## P
==> flow/design.v <==
`timescale 1ns / 1ps
module compff2(ce,clk,x1,img1,x2,img2,y1,img3,y2,img4);
input ce,clk;
input signed [15:0] x1,img1,x2,img2;
output reg signed [15:0] y1,img3,y2,img4;
always @(posedge clk)
begin
y1 <= x1+x2;
img3 <= img1+ img2 ;
y2 <= x1-x2;
img4 <= img1 - img2;
end
endmodule
`timescale 1ns / 1ps
module compff4(ce,clk,xa1,imga1,xa2,imga2,xa3,imga3,xa4,imga4,yb1,imgb1,yb2,imgb2,yb3,imgb3,yb4,imgb4);
input ce,clk;
input signed[15:0] xa1,imga1,xa2,imga2,xa3,imga3,xa4,imga4;
output reg signed [15:0]yb1,imgb1,yb2,imgb2,yb3,imgb3,yb4,imgb4;
wire signed [15:0] yc1,imgc1,yc2,imgc2,yc3,imgc3,yc4,imgc4;
compff2 a0(ce,clk,xa1,imga1,xa3,imga3,yc1,imgc1,yc2,imgc2);
compff2 a1(ce,clk,xa2,imga2,xa4,imga4,yc3,imgc3,yc4,imgc4);
always @(posedge clk)
begin 
yb1 <= yc1 + yc3;
imgb1 <= imgc1 + imgc3;
yb2 <= yc2 + imgc4;
imgb2 <=  imgc2 - yc4 ;
yb3 <= yc1 - yc3;
imgb3 <= imgc1 - imgc3;
yb4 <= yc2 - imgc4;
imgb4 <= imgc2 +  yc4 ;
end
endmodule
`timescale 1ns / 1ps
module compff8(ce,clk,xg1,imgg1,xg2,imgg2,xg3,imgg3,xg4,imgg4,xg5,imgg5,xg6,imgg6,xg7,imgg7,xg8,imgg8,yh1,imgh1,yh2,imgh2,yh3,imgh3,yh4,imgh4,yh5,imgh5,yh6,imgh6,yh7,imgh7,yh8,imgh8);
input ce,clk;
input signed[15:0] xg1,imgg1,xg2,imgg2,xg3,imgg3,xg4,imgg4,xg5,imgg5,xg6,imgg6,xg7,imgg7,xg8,imgg8;
output reg signed[15:0] yh1,imgh1,yh2,imgh2,yh3,imgh3,yh4,imgh4,yh5,imgh5,yh6,imgh6,yh7,imgh7,yh8,imgh8;
wire signed [15:0] ya[7:0],imga[7:0];
compff4 b1(ce,clk,xg1,imgg1,xg3,imgg3,xg5,imgg5,xg7,imgg7,ya[0],imga[0],ya[1],imga[1],ya[2],imga[2],ya[3],imga[3]);
compff4 b2(ce,clk,xg2,imgg2,xg4,imgg4,xg6,imgg6,xg8,imgg8,ya[4],imga[4],ya[5],imga[5],ya[6],imga[6],ya[7],imga[7]);
function signed [15:0] m707;
input signed [15:0] s;
reg signed [31:0] p;
begin
p = s * 32'sd23167 + 32'sd16384;
m707 = p[30:15];
end
endfunction
always @(posedge clk)                
begin
yh1 <= ya[0] + ya[4]  ;
imgh1 <= imga[0] + imga[4] ;
yh2 <= ya[1]+ m707(ya[5] + imga[5]) ;
imgh2 <= imga[1]+ m707(imga[5] - ya[5]) ;
yh3 <= ya[2] + imga[6];
imgh3 <= imga[2] - ya[6];
yh4 <= ya[3] + m707(imga[7] - ya[7]);
imgh4 <= imga[3] - m707(ya[7] + imga[7]);
yh5 <= ya[0] - ya[4];
imgh5 <= imga[0] - imga[4];
yh6 <= ya[1] - m707(ya[5] + imga[5]);
imgh6 <= imga[1] + m707( ya[5] - imga[5]);
yh7 <= ya[2] - imga[6];
imgh7 <= imga[2] + ya[6];
yh8 <= ya[3] + m707(ya[7] - imga[7]);
imgh8 <= imga[3] + m707(ya[7] + imga[7]);
end
endmodule
clock: 8.07 ns
lec_check: 0
cap_margin: 20
core_margin: 2
core_utilization: 72
cts_cluster_diameter: 336
cts_cluster_size: 100
setup_slack_margin: 1.38
slew_margin: 20
tns_end_percent: 10
run.sh (not shown) runs the stock make flow with config.mk's settings and CLKGATE_MAP_FILE=.
P did not run to completion, as it errored out during global routing.
Setup changes, P to Q
- CTS_CLUSTER_DIAMETER removed (was 336)
- CTS_CLUSTER_SIZE removed (was 100)
- CORE_UTILIZATION changed from 72 to 40
- SETUP_SLACK_MARGIN removed (was 1.38)
- TNS_END_PERCENT removed (was 10)
- the clock period (ns, I/O delays scaled along) changed from 8.07 to 12.0
Q completed; timing, DRC and antenna clean. Per the comparison of Q with P, worst slack at placement grew by 2.90 ns; tally of unique sky130hd cells used after synthesis held steady; simple-gate portion of the synthesized area held steady; total instance count after detailed placement grew by 141; synthesized cell count held steady. Going from P to Q, post-CTS repair timing setup buffer count shrinks by 72.
The inputs of R differ from those of Q as listed below.
- swapping 40 for 71 in CORE_UTILIZATION
- putting CTS_CLUSTER_SIZE at 57 where nothing was set
- swapping 12.0 for 9.07 in the clock period (ns, I/O delays scaled along)
### Flow results
For R, the flow was terminated by a tool error in global routing and produced no final design. R vs Q — number of gates given a new drive strength after cts rose 293. Going from Q to R, the die area was shrunk. Compared with Q, R shows post-detailed-placement cell area that has gone up by a few percent. From Q to R the numbers moved as follows: floorplan utilization has increased, pre-CTS worst setup slack has decreased, TritonCTS buffer count has decreased, gate count of the mapped netlist has remained practically unchanged, area of the core has decreased. Delta (R minus Q): post-placement cell count shrank by 457, vertical die size shrank by 110 um.
[inputs] S vs R
- CTS_CLUSTER_SIZE no longer set, was 57
- CORE_UTILIZATION now 65, was 71
- the clock period (ns, I/O delays scaled along) now 9.0, was 9.07
[summary]
Finished, but not clean: S, with negative setup slack.
Measured against each other, R and S differ in post-cts resize count, the higher figure coming from R.
Cell count after placement (S over R): increase, about 1.4%
Compared with R, in S number of cells in Yosys stat barely changed; die size picked up an extra about 9%; die width grew by 15 um; post-detailed-placement half-perimeter wirelength went down 0.51%.
Input changes introduced in T (baseline for comparison: S):
- MAX_ROUTING_LAYER newly set to met4
- CORE_UTILIZATION changed from 65 to 68
- CTS_CLUSTER_SIZE newly set to 90
- What ended T was a tool error in global routing; the run never finished.
- Relative to S, floorplan core density increased by 3.1 points in T.
- Summary of T over S: count of instances resized after the clock tree is built now sits higher, clock sink count level, placed instance count essentially unchanged.
- Comparing S against T, there is no change at all in number of synthesized flops with an enable pin.
- Compared with S, T shows number of cell rows that has gone down by a few percent.
- S → T: placeable core region -4.6%, average size of a mapped cell ~0 delta.
- Re worst setup slack after placement: S and T aren't equal, and the lower value belongs to T.

========
Setup of run 1:
// compff8: RTL as listed in full above, without the edits since
==> flow/config.mk <==
export PLATFORM = sky130hd
export DESIGN_NAME = compff8
export DESIGN_NICKNAME = compff8
export VERILOG_FILES = /design/flow/design.v
export SDC_FILE = /design/flow/constraint.sdc
export NUM_CORES = 4
export LEC_CHECK = 0
export CAP_MARGIN = 20
export CORE_MARGIN = 2
export CORE_UTILIZATION = 70
export CTS_CLUSTER_SIZE = 25
export MAX_ROUTING_LAYER = met4
export SLEW_MARGIN = 20
==> flow/constraint.sdc <==
create_clock -name core_clock -period 8.98 [get_ports {clk}]
set_input_delay 1.7960 -clock core_clock [delete_from_list [all_inputs] [get_ports {clk}]]
set_output_delay 1.7960 -clock core_clock [all_outputs]
set_load 0.01 [all_outputs]
Run 1 | ERROR | global routing (5_1_grt)
Input-level comparison between run 2 and run 1:
diff --git a/flow/config.mk b/flow/config.mk
--- a/flow/config.mk
+++ b/flow/config.mk
@@ -7,7 +7,7 @@
 export LEC_CHECK = 0
+export ABC_AREA = 1
 export CAP_MARGIN = 20
 export CORE_MARGIN = 2
-export CORE_UTILIZATION = 70
-export CTS_CLUSTER_SIZE = 25
-export MAX_ROUTING_LAYER = met4
+export CORE_UTILIZATION = 72
+export CTS_CLUSTER_DIAMETER = 98
 export SLEW_MARGIN = 20
==> flow/constraint.sdc <==
create_clock -name core_clock -period 8.24 [get_ports {clk}]
set_input_delay 1.6480 -clock core_clock [delete_from_list [all_inputs] [get_ports {clk}]]
set_output_delay 1.6480 -clock core_clock [all_outputs]
set_load 0.01 [all_outputs]
### Flow results
STATUS run=run 2 STAGES=ALL_DONE FINAL_CHECKS=FAILED CAUSE=negative setup slack
In run 2 relative to run 1, synthesized netlist net count had gone up by more than 10%.
Fraction of registers with async set or reset after synthesis: run 1 vs run 2 identical
Taking run 2 as 1.0, run 1 lands at 1.6 on unique cell type count in the Yosys netlist.
Any difference in mux cell area share after synthesis between run 1 and run 2 is small enough to ignore.
In run 2 relative to run 1, synthesized cell count had gone up by more than a quarter.
Comparing total clock buffers created by CTS for run 1 and run 2, the smaller number came from run 1.
What run 3 does differently from run 2 at the input level:
diff --git a/flow/config.mk b/flow/config.mk
--- a/flow/config.mk
+++ b/flow/config.mk
@@ -7,7 +7,5 @@
 export LEC_CHECK = 0
-export ABC_AREA = 1
 export CAP_MARGIN = 20
 export CORE_MARGIN = 2
-export CORE_UTILIZATION = 72
-export CTS_CLUSTER_DIAMETER = 98
+export CORE_UTILIZATION = 62
 export SLEW_MARGIN = 20
==> flow/constraint.sdc <==
create_clock -name core_clock -period 11.2 [get_ports {clk}]
set_input_delay 2.2400 -clock core_clock [delete_from_list [all_inputs] [get_ports {clk}]]
set_output_delay 2.2400 -clock core_clock [all_outputs]
set_load 0.01 [all_outputs]
Notes after the runs:
- Run 3 | status: complete | timing, DRC, antenna: pass
- Summary of the comparison: total setup buffers inserted after CTS is lower in run 3, relative to run 2.
- Post-route setup TNS up 1.81 ns in run 3 wrt run 2
- Worst path required time up 2.86 ns in run 3 wrt run 2
- [compare] base=run 2 new=run 3: utilization now smaller, final design area excluding fillers decreased by about 12% relative to the old numbers, sequential share of layout area rose 2.0 points.
- Between run 2 and run 3, wire length of the first global-routing pass decreased.
- Horizontal die size on run 3 is up relative to run 2.
The inputs of run 4 differ from those of run 3 as listed below.
diff --git a/flow/config.mk b/flow/config.mk
--- a/flow/config.mk
+++ b/flow/config.mk
@@ -9,3 +9,4 @@
 export CORE_MARGIN = 2
-export CORE_UTILIZATION = 62
+export CORE_UTILIZATION = 66
+export CTS_CLUSTER_SIZE = 57
 export SLEW_MARGIN = 20
==> flow/constraint.sdc <==
create_clock -name core_clock -period 8.98 [get_ports {clk}]
set_input_delay 1.7960 -clock core_clock [delete_from_list [all_inputs] [get_ports {clk}]]
set_output_delay 1.7960 -clock core_clock [all_outputs]
set_load 0.01 [all_outputs]
### Flow results
Run 4 finished all stages; layout check result: FAIL, due to negative setup slack. Changes observed in run 4 relative to run 3: placed cell area went up about 6%; routed wire length picked up an extra 25%. Run 3 → run 4: area of all placed cells without fillers went up about 10%. The master of the slowest instance on the critical path comes out sky130_fd_sc_hd__fa_1 in one run and sky130_fd_sc_hd__or4_1 in the other, namely in run 4 and run 3 respectively.
